[flow/config.mk]
export PLATFORM = sky130hd
export DESIGN_NAME = multiple_rounds
export DESIGN_NICKNAME = multiple_rounds
export VERILOG_FILES = /design/flow/design.v
export SDC_FILE = /design/flow/constraint.sdc
export NUM_CORES = 4
export LEC_CHECK = 0
export CAP_MARGIN = 25
export CELL_PAD_IN_SITES_DETAIL_PLACEMENT = 0
export CORE_ASPECT_RATIO = 1.18
export CORE_MARGIN = 2
export CORE_UTILIZATION = 66
export CTS_CLUSTER_SIZE = 15
export GPL_TIMING_DRIVEN = 1
export HOLD_SLACK_MARGIN = 0.29
export MAX_ROUTING_LAYER = met5
export PLACE_DENSITY_LB_ADDON = 0.29
export SLEW_MARGIN = 20
[flow/constraint.sdc]
create_clock -name core_clock -period 8.77 [get_ports {clk}]
set_input_delay 1.7540 -clock core_clock [delete_from_list [all_inputs] [get_ports {clk}]]
set_output_delay 1.7540 -clock core_clock [all_outputs]
set_load 0.01 [all_outputs]
[flow/design.v]
`timescale 1ns / 1ps
module chacha20_quarter#(parameter N = 32)(
    input wire [N-1:0] a,
    input wire [N-1:0] b,
    input wire [N-1:0] c,
    input wire [N-1:0] d,
    output wire [N-1:0] a_out,
    output wire [N-1:0] b_out,
    output wire [N-1:0] c_out,
    output wire [N-1:0] d_out
);
function [N-1:0] rotate_left;
    input [N-1:0] value;
    input integer amount;
    begin
        rotate_left = (value << amount) | (value >> (32 - amount));
    end
endfunction
wire [N-1:0] a1, b1, c1, d1;
wire [N-1:0] a2, b2, c2, d2;
assign a1 = a + b;
assign d1 = rotate_left(d ^ a1, 16);
assign c1 = c + d1;
assign b1 = rotate_left(b ^ c1, 12);
assign a2 = a1 + b1;
assign d2 = rotate_left(d1 ^ a2, 8);
assign c2 = c1 + d2;
assign b2 = rotate_left(b1 ^ c2, 7);
assign a_out = a2;
assign b_out = b2;
assign c_out = c2;
assign d_out = d2;
endmodule
`timescale 1ns / 1ps
module multiple_rounds#(parameter N = 32, parameter M= 20)(
  input clk, input rst,
  input wire [N-1:0] a,
  input wire [N-1:0] b,
  input wire [N-1:0] c,
  input wire [N-1:0] d,
  output wire [N-1:0] a_out,
  output wire [N-1:0] b_out,
  output wire [N-1:0] c_out,
  output wire [N-1:0] d_out,
  output reg ready);
  reg [N-1:0] a_hold_0;
  reg [N-1:0] b_hold_0;
  reg [N-1:0] c_hold_0;
  reg [N-1:0] d_hold_0;
  wire [N-1:0] a_next_0;
  wire [N-1:0] b_next_0;
  wire [N-1:0] c_next_0;
  wire [N-1:0] d_next_0;
  reg [N-1:0] a_hold_1;
  reg [N-1:0] b_hold_1;
  reg [N-1:0] c_hold_1;
  reg [N-1:0] d_hold_1;
  wire [N-1:0] a_next_1;
  wire [N-1:0] b_next_1;
  wire [N-1:0] c_next_1;
  wire [N-1:0] d_next_1;
  reg [N-1:0] a_hold_2;
  reg [N-1:0] b_hold_2;
  reg [N-1:0] c_hold_2;
  reg [N-1:0] d_hold_2;
  wire [N-1:0] a_next_2;
  wire [N-1:0] b_next_2;
  wire [N-1:0] c_next_2;
  wire [N-1:0] d_next_2;
  reg [N-1:0] a_hold_3;
  reg [N-1:0] b_hold_3;
  reg [N-1:0] c_hold_3;
  reg [N-1:0] d_hold_3;
  wire [N-1:0] a_next_3;
  wire [N-1:0] b_next_3;
  wire [N-1:0] c_next_3;
  wire [N-1:0] d_next_3;
  reg [N-1:0] a_hold_4;
  reg [N-1:0] b_hold_4;
  reg [N-1:0] c_hold_4;
  reg [N-1:0] d_hold_4;
  wire [N-1:0] a_next_4;
  wire [N-1:0] b_next_4;
  wire [N-1:0] c_next_4;
  wire [N-1:0] d_next_4;
  reg [N-1:0] a_hold_5;
  reg [N-1:0] b_hold_5;
  reg [N-1:0] c_hold_5;
  reg [N-1:0] d_hold_5;
  wire [N-1:0] a_next_5;
  wire [N-1:0] b_next_5;
  wire [N-1:0] c_next_5;
  wire [N-1:0] d_next_5;
  reg [N-1:0] a_hold_6;
  reg [N-1:0] b_hold_6;
  reg [N-1:0] c_hold_6;
  reg [N-1:0] d_hold_6;
  wire [N-1:0] a_next_6;
  wire [N-1:0] b_next_6;
  wire [N-1:0] c_next_6;
  wire [N-1:0] d_next_6;
  reg [N-1:0] a_hold_7;
  reg [N-1:0] b_hold_7;
  reg [N-1:0] c_hold_7;
  reg [N-1:0] d_hold_7;
  wire [N-1:0] a_next_7;
  wire [N-1:0] b_next_7;
  wire [N-1:0] c_next_7;
  wire [N-1:0] d_next_7;
  reg [N-1:0] a_hold_8;
  reg [N-1:0] b_hold_8;
  reg [N-1:0] c_hold_8;
  reg [N-1:0] d_hold_8;
  wire [N-1:0] a_next_8;
  wire [N-1:0] b_next_8;
  wire [N-1:0] c_next_8;
  wire [N-1:0] d_next_8;
  reg [N-1:0] a_hold_9;
  reg [N-1:0] b_hold_9;
  reg [N-1:0] c_hold_9;
  reg [N-1:0] d_hold_9;
  wire [N-1:0] a_next_9;
  wire [N-1:0] b_next_9;
  wire [N-1:0] c_next_9;
  wire [N-1:0] d_next_9;
  reg [N-1:0] a_hold_10;
  reg [N-1:0] b_hold_10;
  reg [N-1:0] c_hold_10;
  reg [N-1:0] d_hold_10;
  reg [4:0] count;
  reg [4:0] count_next;
  chacha20_quarter rounds_dut0(.a(a_hold_0),.b(b_hold_0),
                              .c(c_hold_0),.d(d_hold_0),
                              .a_out(a_next_0),.b_out(b_next_0),
                              .c_out(c_next_0),.d_out(d_next_0));
  chacha20_quarter rounds_dut1(.a(a_hold_1),.b(b_hold_1),
                              .c(c_hold_1),.d(d_hold_1),
                              .a_out(a_next_1),.b_out(b_next_1),
                              .c_out(c_next_1),.d_out(d_next_1));
  chacha20_quarter rounds_dut2(.a(a_hold_2),.b(b_hold_2),
                              .c(c_hold_2),.d(d_hold_2),
                              .a_out(a_next_2),.b_out(b_next_2),
                              .c_out(c_next_2),.d_out(d_next_2));
  chacha20_quarter rounds_dut3(.a(a_hold_3),.b(b_hold_3),
                              .c(c_hold_3),.d(d_hold_3),
                              .a_out(a_next_3),.b_out(b_next_3),
                              .c_out(c_next_3),.d_out(d_next_3));
  chacha20_quarter rounds_dut4(.a(a_hold_4),.b(b_hold_4),
                              .c(c_hold_4),.d(d_hold_4),
                              .a_out(a_next_4),.b_out(b_next_4),
                              .c_out(c_next_4),.d_out(d_next_4));
  chacha20_quarter rounds_dut5(.a(a_hold_5),.b(b_hold_5),
                              .c(c_hold_5),.d(d_hold_5),
                              .a_out(a_next_5),.b_out(b_next_5),
                              .c_out(c_next_5),.d_out(d_next_5)); 
  chacha20_quarter rounds_dut6(.a(a_hold_6),.b(b_hold_6),
                              .c(c_hold_6),.d(d_hold_6),
                              .a_out(a_next_6),.b_out(b_next_6),
                              .c_out(c_next_6),.d_out(d_next_6));   
  chacha20_quarter rounds_dut7(.a(a_hold_7),.b(b_hold_7),
                              .c(c_hold_7),.d(d_hold_7),
                              .a_out(a_next_7),.b_out(b_next_7),
                              .c_out(c_next_7),.d_out(d_next_7)); 
  chacha20_quarter rounds_dut8(.a(a_hold_8),.b(b_hold_8),
                              .c(c_hold_8),.d(d_hold_8),
                              .a_out(a_next_8),.b_out(b_next_8),
                              .c_out(c_next_8),.d_out(d_next_8));
  chacha20_quarter rounds_dut9(.a(a_hold_9),.b(b_hold_9),
                              .c(c_hold_9),.d(d_hold_9),
                              .a_out(a_next_9),.b_out(b_next_9),
                              .c_out(c_next_9),.d_out(d_next_9));                                                     
  always@(posedge clk or negedge rst)begin
    if(~rst)begin
      a_hold_0 <= 'b0;
      b_hold_0 <= 'b0;
      c_hold_0 <= 'b0;
      d_hold_0 <= 'b0;
    end
    else begin
      a_hold_0 <= a;
      b_hold_0 <= b;
      c_hold_0 <= c;
      d_hold_0 <= d;
    end
  end
  always@(posedge clk or negedge rst)begin
    if(~rst)begin
      a_hold_1 <= 'b0;
      b_hold_1 <= 'b0;
      c_hold_1 <= 'b0;
      d_hold_1 <= 'b0;
    end
    else begin
      a_hold_1 <= a_next_0;
      b_hold_1 <= b_next_0;
      c_hold_1 <= c_next_0;
      d_hold_1 <= d_next_0;
    end
  end
  always@(posedge clk or negedge rst)begin
    if(~rst)begin
      a_hold_2 <= 'b0;
      b_hold_2 <= 'b0;
      c_hold_2 <= 'b0;
      d_hold_2 <= 'b0;
    end
    else begin
      a_hold_2 <= a_next_1;
      b_hold_2 <= b_next_1;
      c_hold_2 <= c_next_1;
      d_hold_2 <= d_next_1;
    end
  end
  always@(posedge clk or negedge rst)begin
    if(~rst)begin
      a_hold_3 <= 'b0;
      b_hold_3 <= 'b0;
      c_hold_3 <= 'b0;
      d_hold_3 <= 'b0;
    end
    else begin
      a_hold_3 <= a_next_2;
      b_hold_3 <= b_next_2;
      c_hold_3 <= c_next_2;
      d_hold_3 <= d_next_2;
    end
  end
  always@(posedge clk or negedge rst)begin
    if(~rst)begin
      a_hold_4 <= 'b0;
      b_hold_4 <= 'b0;
      c_hold_4 <= 'b0;
      d_hold_4 <= 'b0;
    end
    else begin
      a_hold_4 <= a_next_3;
      b_hold_4 <= b_next_3;
      c_hold_4 <= c_next_3;
      d_hold_4 <= d_next_3;
    end
  end
  always@(posedge clk or negedge rst)begin
    if(~rst)begin
      a_hold_5 <= 'b0;
      b_hold_5 <= 'b0;
      c_hold_5 <= 'b0;
      d_hold_5 <= 'b0;
    end
    else begin
      a_hold_5 <= a_next_4;
      b_hold_5 <= b_next_4;
      c_hold_5 <= c_next_4;
      d_hold_5 <= d_next_4;
    end
  end 
  always@(posedge clk or negedge rst)begin
    if(~rst)begin
      a_hold_6 <= 'b0;
      b_hold_6 <= 'b0;
      c_hold_6 <= 'b0;
      d_hold_6 <= 'b0;
    end
    else begin
      a_hold_6 <= a_next_5;
      b_hold_6 <= b_next_5;
      c_hold_6 <= c_next_5;
      d_hold_6 <= d_next_5;
    end
  end 
  always@(posedge clk or negedge rst)begin
    if(~rst)begin
      a_hold_7 <= 'b0;
      b_hold_7 <= 'b0;
      c_hold_7 <= 'b0;
      d_hold_7 <= 'b0;
    end
    else begin
      a_hold_7 <= a_next_6;
      b_hold_7 <= b_next_6;
      c_hold_7 <= c_next_6;
      d_hold_7 <= d_next_6;
    end
  end 
  always@(posedge clk or negedge rst)begin
    if(~rst)begin
      a_hold_8 <= 'b0;
      b_hold_8 <= 'b0;
      c_hold_8 <= 'b0;
      d_hold_8 <= 'b0;
    end
    else begin
      a_hold_8 <= a_next_7;
      b_hold_8 <= b_next_7;
      c_hold_8 <= c_next_7;
      d_hold_8 <= d_next_7;
    end
  end
  always@(posedge clk or negedge rst)begin
    if(~rst)begin
      a_hold_9 <= 'b0;
      b_hold_9 <= 'b0;
      c_hold_9 <= 'b0;
      d_hold_9 <= 'b0;
    end
    else begin
      a_hold_9 <= a_next_8;
      b_hold_9 <= b_next_8;
      c_hold_9 <= c_next_8;
      d_hold_9 <= d_next_8;
    end
  end
  always@(posedge clk or negedge rst)begin
    if(~rst)begin
      a_hold_10 <= 'b0;
      b_hold_10 <= 'b0;
      c_hold_10 <= 'b0;
      d_hold_10 <= 'b0;
      ready <= 'b0;
    end
    else begin
      a_hold_10 <= a_next_9;
      b_hold_10 <= b_next_9;
      c_hold_10 <= c_next_9;
      d_hold_10 <= d_next_9;
      ready <= 1'b1;
    end
  end
  assign a_out = a_hold_10;
  assign b_out = b_hold_10;
  assign c_out = c_hold_10;
  assign d_out = d_hold_10;
endmodule
[flow/run.sh]
#!/bin/bash
# the make line also repeats each setting of config.mk as NAME=value (left out here)
make -C /OpenROAD-flow-scripts/flow DESIGN_CONFIG=/design/flow/config.mk WORK_HOME=/design/flow/orfs CLKGATE_MAP_FILE= finish
==> results of run 1 <==
[per-stage QoR]
stage               hold slack (ns)  utilization  power [mW]
floorplan                    0.5826            -       517.0
global placement             0.6742       0.9656       972.7
detailed placement           0.7074       0.9657        1068
==> flow_summary_export.csv, run 1 <==
group,metric,value,unit
status,status,"aborted with a tool error",
status,stop_stage,"clock tree synthesis (4_1_cts)",
status,stop_error,"[ERROR DPL-0038] Utilization greater than 100%, impossible to legalize",
logic_synthesis,fp_nets,12080,
floorplanning,die_h,438.0,µm
logic_synthesis,synth_cells,10640,
logic_synthesis,top_area_frac,0.3347,
logic_synthesis,netlist_area,0.1053,mm²
floorplanning,initCoreUtil,0.6635,
placement,detailed_place_hpwl,534200,µm
placement,dp_cells,18380,
logic_synthesis,edf_count,0,
placement,portBuffers,258,
floorplanning,coreArea,0.1588,mm²
floorplanning,placementRows,159,
logic_synthesis,synth_flops,1409,
logic_synthesis,top_area_cell,"dfrtp_1",
logic_synthesis,async_flop_share,1.000,
logic_synthesis,ys.flop_type,"dfrtp_1",
logic_synthesis,topCellsByArea,"dfrtp_1 33%, ha_1 15%, xor2_1 13%, xnor2_1 7.3%, a21oi_1 4.6%",
floorplanning,io_pins,259,
placement,place_congestion,1.243,
logic_synthesis,synthTopCellsByCount,"1504 x xor2_1, 1409 x dfrtp_1, 1266 x ha_1, 966 x a21oi_1, 878 x xnor2_1",
logic_synthesis,avgSynthCellArea,9.897,µm²
logic_synthesis,simple_gate_area_frac,0.09036,
floorplanning,dieArea,0.1628,mm²
logic_synthesis,ys_sh_mux,0.0002851,
logic_synthesis,top_cell,"xor2_1",
logic_synthesis,yosys_cells,10640,
logic_synthesis,synth_cell_types,101,
floorplanning,fp.dieW,371.8,µm
placement,dp_slack,-3.704,ns
logic_synthesis,ys_sh_adder,0.1580,
logic_synthesis,yosysWarnings,2,
logic_synthesis,xor_share,0.2090,
logic_synthesis,ys_seq_frac,0.3347,
logic_synthesis,ys_sh_aoi,0.1936,
logic_synthesis,synth_chip_area,0.1053,mm²
placement,postPlaceCellArea,0.1533,mm²
logic_synthesis,top_logic_kind,"XOR/XNOR gates",
==> run 2, diff against run 1 <==
Settings changed: CORE_UTILIZATION 66 to 59, CTS_CLUSTER_SIZE 15 to unset, PLACE_DENSITY_LB_ADDON 0.29 to unset.
Clock period 8.77 ns to 9.46 ns, I/O delays scaled along.
==> flow_summary_export.csv, run 2 <==
group,metric,value,unit
status,status,"aborted with a tool error",
status,stop_stage,"global routing (5_1_grt)",
status,stop_error,"[ERROR GRT-0116] Global routing finished with congestion. Check the congestion regions in the DRC Viewer.",
logic_synthesis,edf_count,0,
floorplanning,placementRows,168,
clock_network,clockRootBuffer,"clkbuf_16",
logic_synthesis,synth_cells,10640,
logic_synthesis,top_area_frac,0.3347,
floorplanning,initCoreUtil,0.5937,
logic_synthesis,synth_cell_types,101,
logic_synthesis,synth_chip_area,0.1053,mm²
logic_synthesis,top_area_cell,"dfrtp_1",
clock_network,cts_buffer_depth,3,
floorplanning,fp.dieW,393.0,µm
floorplanning,dieArea,0.1819,mm²
logic_synthesis,top_cell,"xor2_1",
logic_synthesis,xor_share,0.2090,
clock_network,clock_sinks,1409,
logic_synthesis,top_logic_kind,"XOR/XNOR gates",
placement,detailed_place_hpwl,407200,µm
logic_synthesis,yosys_cells,10640,
logic_synthesis,ys_sh_aoi,0.1936,
grt,overflow,1359,
placement,portBuffers,258,
logic_synthesis,avgSynthCellArea,9.897,µm²
logic_synthesis,synth_flops,1409,
logic_synthesis,fp_nets,12080,
grt,grt.total_usage,0.7105,
logic_synthesis,netlist_area,0.1053,mm²
logic_synthesis,topCellsByArea,"dfrtp_1 33%, ha_1 15%, xor2_1 13%, xnor2_1 7.3%, a21oi_1 4.6%",
logic_synthesis,ys_sh_adder,0.1580,
logic_synthesis,yosysWarnings,2,
floorplanning,die_h,463.0,µm
floorplanning,io_pins,259,
logic_synthesis,ys_sh_mux,0.0002851,
logic_synthesis,synthTopCellsByCount,"1504 x xor2_1, 1409 x dfrtp_1, 1266 x ha_1, 966 x a21oi_1, 878 x xnor2_1",
clock_network,h-tree-depth,4,
placement,place_congestion,1.198,
logic_synthesis,simple_gate_area_frac,0.09036,
logic_synthesis,async_flop_share,1.000,
floorplanning,coreArea,0.1774,mm²
clock_network,cts_buffers,147,
logic_synthesis,ys.flop_type,"dfrtp_1",
logic_synthesis,ys_seq_frac,0.3347,
run 2: per-layer routing:
metal	GRT usage	GRT overflow
met4	0.7006	465
met3	0.5171	19
met5	0.1778	0
met2	0.9042	872
met1	0.7178	3
run 2: timing repair:
action / 4_1_cts
gates cloned: 0
setup buffers: 232
setup endpoints to repair: 628
hold buffers: 0
gates resized: 713
pin swaps: 451
run 2: per-stage QoR:
stage | setup WS [ns] | util | instance area (µm²) | instances
detailed placement | -3.062 | 0.8404 | 149100 | 18170
floorplan | -0.2380 | - | 106600 | 10640
CTS | -1.493 | 0.9010 | 159900 | 18660
global placement | -2.928 | 0.8404 | 149100 | 18170
==> run 3, diff against run 2 <==
Settings changed: CAP_MARGIN 25 to 40, CELL_PAD_IN_SITES_DETAIL_PLACEMENT 0 to 1, CELL_PAD_IN_SITES_GLOBAL_PLACEMENT set to 1, CORE_ASPECT_RATIO 1.18 to 0.92, CORE_UTILIZATION 59 to 40, CTS_CLUSTER_DIAMETER set to 120, GPL_TIMING_DRIVEN 1 to 0, HOLD_SLACK_MARGIN 0.29 to unset, MIN_ROUTING_LAYER set to met2, SLEW_MARGIN 20 to 5, TNS_END_PERCENT set to 30.
Clock period 9.46 ns to 21.7 ns, I/O delays scaled along.
==> flow_summary_export.csv, run 3 <==
group,metric,value,unit
logic_synthesis,ys.flop_type,"dfrtp_1",
status,status,"aborted with a tool error",
clock_network,ctsResizeCount,0,
logic_synthesis,netlist_area,0.1053,mm²
logic_synthesis,ys_sh_aoi,0.1936,
floorplanning,die_h,496.2,µm
placement,dp_slack,6.103,ns
floorplanning,initCoreUtil,0.4025,
logic_synthesis,synth_cells,10640,
clock_network,cts_setup_buffers,0,
placement,postPlaceCellArea,0.1131,mm²
status,stop_stage,"global routing (5_1_grt)",
logic_synthesis,ys_sh_adder,0.1580,
floorplanning,dieArea,0.2674,mm²
placement,dp_cells,14450,
clock_network,cts_buffer_depth,4,
logic_synthesis,synth_cell_types,101,
logic_synthesis,ys_seq_frac,0.3347,
logic_synthesis,simple_gate_area_frac,0.09036,
grt,overflow,80,
logic_synthesis,top_logic_kind,"XOR/XNOR gates",
logic_synthesis,async_flop_share,1.000,
grt,grt.total_usage,0.6109,
floorplanning,io_pins,259,
floorplanning,placementRows,180,
status,stop_error,"[ERROR GRT-0116] Global routing finished with congestion. Check the congestion regions in the DRC Viewer.",
logic_synthesis,topCellsByArea,"dfrtp_1 33%, ha_1 15%, xor2_1 13%, xnor2_1 7.3%, a21oi_1 4.6%",
clock_network,cts_hold_buf,0,
clock_network,clockRootBuffer,"clkbuf_16",
floorplanning,coreArea,0.2617,mm²
logic_synthesis,top_area_cell,"dfrtp_1",
logic_synthesis,yosys_cells,10640,
clock_network,clock_sinks,1409,
clock_network,h-tree-depth,4,
floorplanning,fp.dieW,539.0,µm
logic_synthesis,top_cell,"xor2_1",
logic_synthesis,top_area_frac,0.3347,
logic_synthesis,edf_count,0,
placement,detailed_place_hpwl,410400,µm
logic_synthesis,ys_sh_mux,0.0002851,
logic_synthesis,synth_flops,1409,
logic_synthesis,synth_chip_area,0.1053,mm²
placement,place_congestion,1.180,
clock_network,cts_buffers,173,
logic_synthesis,avgSynthCellArea,9.897,µm²
logic_synthesis,synthTopCellsByCount,"1504 x xor2_1, 1409 x dfrtp_1, 1266 x ha_1, 966 x a21oi_1, 878 x xnor2_1",
logic_synthesis,fp_nets,12080,
placement,portBuffers,258,
logic_synthesis,xor_share,0.2090,
logic_synthesis,yosysWarnings,2,
[run 3: routing by layer]
layer | GRT overflow | GRT usage
met1 | - | -
met2 | 1 | 0.6360
met3 | 63 | 0.7897
met4 | 0 | 0.2707
met5 | 16 | 0.5290
==> run 4, diff against run 3 <==
Settings changed: ABC_AREA set to 1, CAP_MARGIN 40 to 25, CELL_PAD_IN_SITES_DETAIL_PLACEMENT 1 to 0, CELL_PAD_IN_SITES_GLOBAL_PLACEMENT 1 to 2, CORE_MARGIN 2 to 8, CORE_UTILIZATION 40 to 60, CTS_CLUSTER_DIAMETER 120 to 186, CTS_CLUSTER_SIZE set to 89, GPL_ROUTABILITY_DRIVEN set to 1, GPL_TIMING_DRIVEN 0 to 1, HOLD_SLACK_MARGIN set to 0.29, MIN_ROUTING_LAYER met2 to unset, SLEW_MARGIN 5 to 20, TNS_END_PERCENT 30 to 40.
Clock period 21.7 ns to 18.3 ns, I/O delays scaled along.
==> flow_summary_export.csv, run 4 <==
group,metric,value,unit
status,status,"aborted with a tool error",
status,stop_stage,"global placement without I/O (3_1_place_gp_skip_io)",
status,stop_error,"[ERROR GPL-0301] Utilization 113.512 % exceeds 100%.",
logic_synthesis,top_logic_kind,"simple AND/OR/NAND/NOR gates",
logic_synthesis,fp_nets,18020,
logic_synthesis,topCellsByArea,"dfrtp_1 29%, ha_1 13%, nand2_1 13%, xor2_1 8.8%, inv_1 6.6%",
logic_synthesis,synth_cells,16580,
floorplanning,coreArea,0.2041,mm²
logic_synthesis,top_area_frac,0.2860,
floorplanning,initCoreUtil,0.6040,
floorplanning,fp.dieW,488.6,µm
logic_synthesis,ys_sh_adder,0.1350,
logic_synthesis,simple_gate_area_frac,0.2404,
logic_synthesis,synth_flops,1409,
logic_synthesis,async_flop_share,1.000,
logic_synthesis,yosys_cells,16580,
floorplanning,dieArea,0.2202,mm²
logic_synthesis,ys_sh_mux,0,
logic_synthesis,avgSynthCellArea,7.434,µm²
logic_synthesis,top_area_cell,"dfrtp_1",
logic_synthesis,synth_chip_area,0.1233,mm²
logic_synthesis,top_cell,"nand2_1",
logic_synthesis,ys.flop_type,"dfrtp_1",
logic_synthesis,netlist_area,0.1233,mm²
logic_synthesis,edf_count,0,
floorplanning,die_h,450.8,µm
logic_synthesis,ys_seq_frac,0.2860,
logic_synthesis,yosysWarnings,2,
logic_synthesis,ys_sh_aoi,0.1286,
logic_synthesis,synth_cell_types,68,
logic_synthesis,xor_share,0.1426,
floorplanning,placementRows,159,
logic_synthesis,synthTopCellsByCount,"4161 x nand2_1, 2177 x inv_1, 1409 x dfrtp_1, 1281 x nor2_1, 1266 x ha_1",
Power is estimated from default activity; no workload was simulated.
